Setup of alpha:
// stopwatch
module stopwatch(clk, rst, btnS, btnR, sw, an, seg);
input clk;
input rst;
input btnS, btnR;
input [7:0] sw;
output reg [3:0] an;
output reg [7:0] seg;
reg [3:0] seg_value;
wire [3:0] seg3, seg2, seg1, seg0;
reg adj_sec;
reg adj;
reg digits_on;
wire one_hz_clk;
wire two_hz_clk;
wire segment_clk;
wire blink_clk;
wire debounce_clk;
wire one_hz_rise;
wire two_hz_rise;
wire segment_rise;
wire blink_rise;
wire debounce_rise;
reg [31:0] sec_counter;
reg [1:0] seg_index;
clock #(.start_time(0), .end_time(200)) my_one_hz_clk(.in(clk), .rst(rst), .out(one_hz_clk), .rise(one_hz_rise));
clock #(.start_time(0), .end_time(100)) my_two_hz_clk(.in(clk), .rst(rst), .out(two_hz_clk), .rise(two_hz_rise));
clock #(.start_time(0), .end_time(4)) my_segment_clk(.in(clk), .rst(rst), .out(segment_clk), .rise(segment_rise));
clock #(.start_time(0), .end_time(20)) my_blink_clk(.in(clk), .rst(rst), .out(blink_clk), .rise(blink_rise));
clock #(.start_time(0), .end_time(10)) my_debounce_clk(.in(clk), .rst(rst), .out(debounce_clk), .rise(debounce_rise));
wire [1:0] next_index = seg_index + 2'd1;
assign seg0 = (sec_counter % 60)  % 10;
assign seg1 = (sec_counter % 60)  / 10;
assign seg2 = (sec_counter / 60)  % 10;
assign seg3 = (sec_counter / 600) % 10;
always @(*) begin
  ...
Size in the first run: ~4,200 cells after synthesis, about 220 flip-flops, about 24 I/O pins, about 30,000 µm² of cells after synthesis.
export LEC_CHECK = 0
export CAP_MARGIN = 20
export CORE_ASPECT_RATIO = 1.71
export CORE_MARGIN = 2
export CORE_UTILIZATION = 66
export CTS_CLUSTER_DIAMETER = 374
export SLEW_MARGIN = 20
create_clock -name core_clock -period 19.0 [get_ports {clk}]
run.sh (not shown) runs the stock make flow with config.mk's settings and CLKGATE_MAP_FILE=.
alpha is listed as incomplete: the tool reported an error in 5_1_grt and the run ended there.
The inputs of beta differ from those of alpha as listed below.
- CORE_UTILIZATION changed from 66 to 61
- CTS_CLUSTER_DIAMETER removed (was 374)
- CORE_MARGIN changed from 2 to 8
- CORE_ASPECT_RATIO changed from 1.71 to 0.5
- the clock period (ns, I/O delays scaled along) changed from 19.0 to 30.0
alpha got as far as 5_1_grt, where a tool error ended the run. beta went all the way through the flow, and no timing, DRC or antenna check failed. Total CTS buffers ended up 2 lower on beta than on alpha. Diff beta and alpha: standard cell area after detailed placement higher in alpha. When beta is set beside alpha, its die size turns out to be about 20% larger. Share of the yosys chip area belonging to registers came out exactly the same in beta and alpha. beta vs. alpha: cell row count now smaller, worst setup slack before clock tree synthesis now larger, placed wire-length estimate now smaller, synthesized area comparable.
--- input diff beta..gamma ---
- GPL_ROUTABILITY_DRIVEN newly set to 0
- MIN_ROUTING_LAYER newly set to met1
- CAP_MARGIN changed from 20 to 10
- CTS_CLUSTER_SIZE newly set to 59
- CORE_ASPECT_RATIO removed (was 0.5)
- CORE_MARGIN changed from 8 to 2
- CORE_UTILIZATION changed from 61 to 40
- CELL_PAD_IN_SITES_DETAIL_PLACEMENT newly set to 2
Findings:
gamma: aborted in 5_1_grt (tool error)
As far as combined area of all synthesized cells goes, beta and gamma are indistinguishable; the numbers are identical.
The lower post-placement worst setup slack of gamma and beta is in gamma.
On fraction of the mapped netlist area in simple logic gates, gamma and beta are basically level.
When gamma is set beside beta, its die outline area turns out to be 36% larger.
Measured against gamma, the placed cell count of beta comes out at 0.937 times the reference value.
Diff beta -> gamma: area of placed instances increased by 1.5% relative to the old numbers, area of the synthesized netlist per yosys stat closely matched the old numbers.
The following lists how delta was set up differently from gamma:
- GPL_ROUTABILITY_DRIVEN no longer set, was 0
- CELL_PAD_IN_SITES_DETAIL_PLACEMENT no longer set, was 2
- CAP_MARGIN now 20, was 10
- CTS_CLUSTER_SIZE now 54, was 59
- CORE_UTILIZATION now 72, was 40
- MIN_ROUTING_LAYER no longer set, was met1
- the clock period (ns, I/O delays scaled along) now 19.1, was 30.0
[summary]
- For delta, the flow was terminated by a tool error in 5_1_grt and produced no final design.
- In the metrics for gamma and delta, the one carrying the higher placed standard-cell area is delta.
- Minimum setup slack after placement: delta worse than gamma
- delta ends up with lower number of standard-cell rows in the floorplan than gamma does.
- Of delta and gamma, it is delta that has the higher count of buffers added by post-CTS timing repair for setup.
- Area of the die improves in delta relative to gamma.
## Diff of input files: epsilon against delta
- putting TNS_END_PERCENT at 85 where nothing was set
- swapping 20 for 5 in SLEW_MARGIN
- swapping 54 for 14 in CTS_CLUSTER_SIZE
- putting PLACE_DENSITY_LB_ADDON at 0.03 where nothing was set
- putting ABC_AREA at 1 where nothing was set
- swapping 20 for 30 in CAP_MARGIN
- swapping 72 for 65 in CORE_UTILIZATION
- putting GPL_TIMING_DRIVEN at 1 where nothing was set
- putting SETUP_SLACK_MARGIN at 5.0 where nothing was set
- putting CELL_PAD_IN_SITES_DETAIL_PLACEMENT at 0 where nothing was set
- putting CTS_CLUSTER_DIAMETER at 276 where nothing was set
### Flow results
Looking only at sum of net half-perimeters after detailed placement, and setting everything else aside, the lower value of epsilon and delta goes to epsilon.
Diff epsilon and delta: total core area higher in delta
Post-synthesis instance area delta for epsilon relative to delta: 12% lower
Completing all stages was not enough for epsilon: its layout failed the final checks because of negative setup slack.
epsilon vs. delta: chip area line of the yosys report decreased by 12% relative to the old numbers; starting density of the core shows a reduction of 6.9 points; overall die area moved down; number of library cell types mapped by synthesis down about 40%.
Main logic family after synthesis = simple AND/OR/NAND/NOR gates: epsilon; main logic family after synthesis = AND-OR/OR-AND gates: delta

build 34:
stopwatch again, from the RTL that the note above started with.
Settings: LEC_CHECK=0, CAP_MARGIN=20, CORE_ASPECT_RATIO=0.5, CORE_MARGIN=8, CORE_UTILIZATION=61, PLACE_DENSITY=0.78, SETUP_SLACK_MARGIN=-1.72, SLEW_MARGIN=20; clock period 30.0 ns.
Input changes introduced in build 52 (baseline for comparison: build 34):
==> flow/config.mk <==
export PLATFORM = sky130hd
export DESIGN_NAME = stopwatch
export DESIGN_NICKNAME = stopwatch
export VERILOG_FILES = /design/flow/design.v
export SDC_FILE = /design/flow/constraint.sdc
export NUM_CORES = 4
export LEC_CHECK = 0
export CAP_MARGIN = 20
export CORE_MARGIN = 2
export CORE_UTILIZATION = 31
export SLEW_MARGIN = 20
==> flow/constraint.sdc <==
create_clock -name core_clock -period 27.9 [get_ports {clk}]
set_input_delay 5.5800 -clock core_clock [delete_from_list [all_inputs] [get_ports {clk}]]
set_output_delay 5.5800 -clock core_clock [all_outputs]
set_load 0.01 [all_outputs]
Findings:
- Against build 34 as the reference, build 52 delivers a higher final HPWL from detailed placement.
- In the reports for build 52 and build 34, the smaller count of placed standard cells including taps belongs to build 34.
- Between build 34 and build 52, the flow reports maximum frequency increasing by a little under 10%.
- Of build 52 and build 34, build 34 shows the lower share of final layout cell area taken by non-clock buffers, with build 52 above it.
- Build 52 ended up with a lower proportion of cell area occupied by registers than build 34 did.
- Summary — setup slack after placement, build 52 relative to build 34: lower, by 0.67 ns.
- Summary of build 52 over build 34: number of optimization iterations in the first detailed-route pass shrank by 3, combined area of the multi-input logic cells held.
### build 52 -> build 30
-- flow/config.mk --
<<< build 52, line 8
export CAP_MARGIN = 20
export CORE_MARGIN = 2
export CORE_UTILIZATION = 31
export SLEW_MARGIN = 20
>>> build 30, line 8
export CAP_MARGIN = 20
export CORE_MARGIN = 2
export CORE_UTILIZATION = 66
export CTS_CLUSTER_DIAMETER = 373
export CTS_CLUSTER_SIZE = 54
export SLEW_MARGIN = 20
==> flow/constraint.sdc <==
create_clock -name core_clock -period 19.0 [get_ports {clk}]
set_input_delay 3.8000 -clock core_clock [delete_from_list [all_inputs] [get_ports {clk}]]
set_output_delay 3.8000 -clock core_clock [all_outputs]
set_load 0.01 [all_outputs]
### Flow results
- 5_1_grt: build 30 exited with error
- Reported for build 52 and build 30, TritonCTS sink count turned out identical to the last digit.
- Looking at build 52 and build 30, the sequential area share after synthesis is a wash.
- Reported for build 52 and build 30, share of synthesized registers carrying an async set or reset turned out identical to the last digit.
- Build 30 vs build 52 — number of placement rows dropped by more than a quarter
- Reported for build 52 and build 30, register bit total from synthesis turned out identical to the last digit.
- In the tables for build 52 and build 30, chip area reads higher with build 52.
- Comparing build 52 and build 30, number of cells after detailed placement is higher on build 30.
diff inputs: build 30 => build 40
-- flow/config.mk --
<<< build 30, line 8
export CAP_MARGIN = 20
export CORE_MARGIN = 2
export CORE_UTILIZATION = 66
export CTS_CLUSTER_DIAMETER = 373
export CTS_CLUSTER_SIZE = 54
export SLEW_MARGIN = 20
>>> build 40, line 8
export CAP_MARGIN = 20
export CORE_MARGIN = 2
export CORE_UTILIZATION = 40
export SLEW_MARGIN = 20
==> flow/constraint.sdc <==
create_clock -name core_clock -period 27.9 [get_ports {clk}]
set_input_delay 5.5800 -clock core_clock [delete_from_list [all_inputs] [get_ports {clk}]]
set_output_delay 5.5800 -clock core_clock [all_outputs]
set_load 0.01 [all_outputs]
The vertical die dimension in build 30 is 0.78 times that in build 40.
Average size of a mapped cell essentially unchanged between build 30 and build 40.
Build 40: total placed cells including tap cells lower than build 30
Re number of port buffers: no difference whatsoever between build 30 and build 40.
From build 30 to build 40, share of cell area taken by muxes after synthesis did not move at all.
Between build 40 and build 30, it is build 40 whose site row count is higher, by 22.
Having completed the whole flow, build 40 delivered a layout that passed the timing, DRC and antenna checks.
Build 30 → build 40: cell area after placement down 15%; half-perimeter wire length after placement down 12%; floorplan core density down 26 points.
Going from build 30 to build 40, die size grew by more than half.
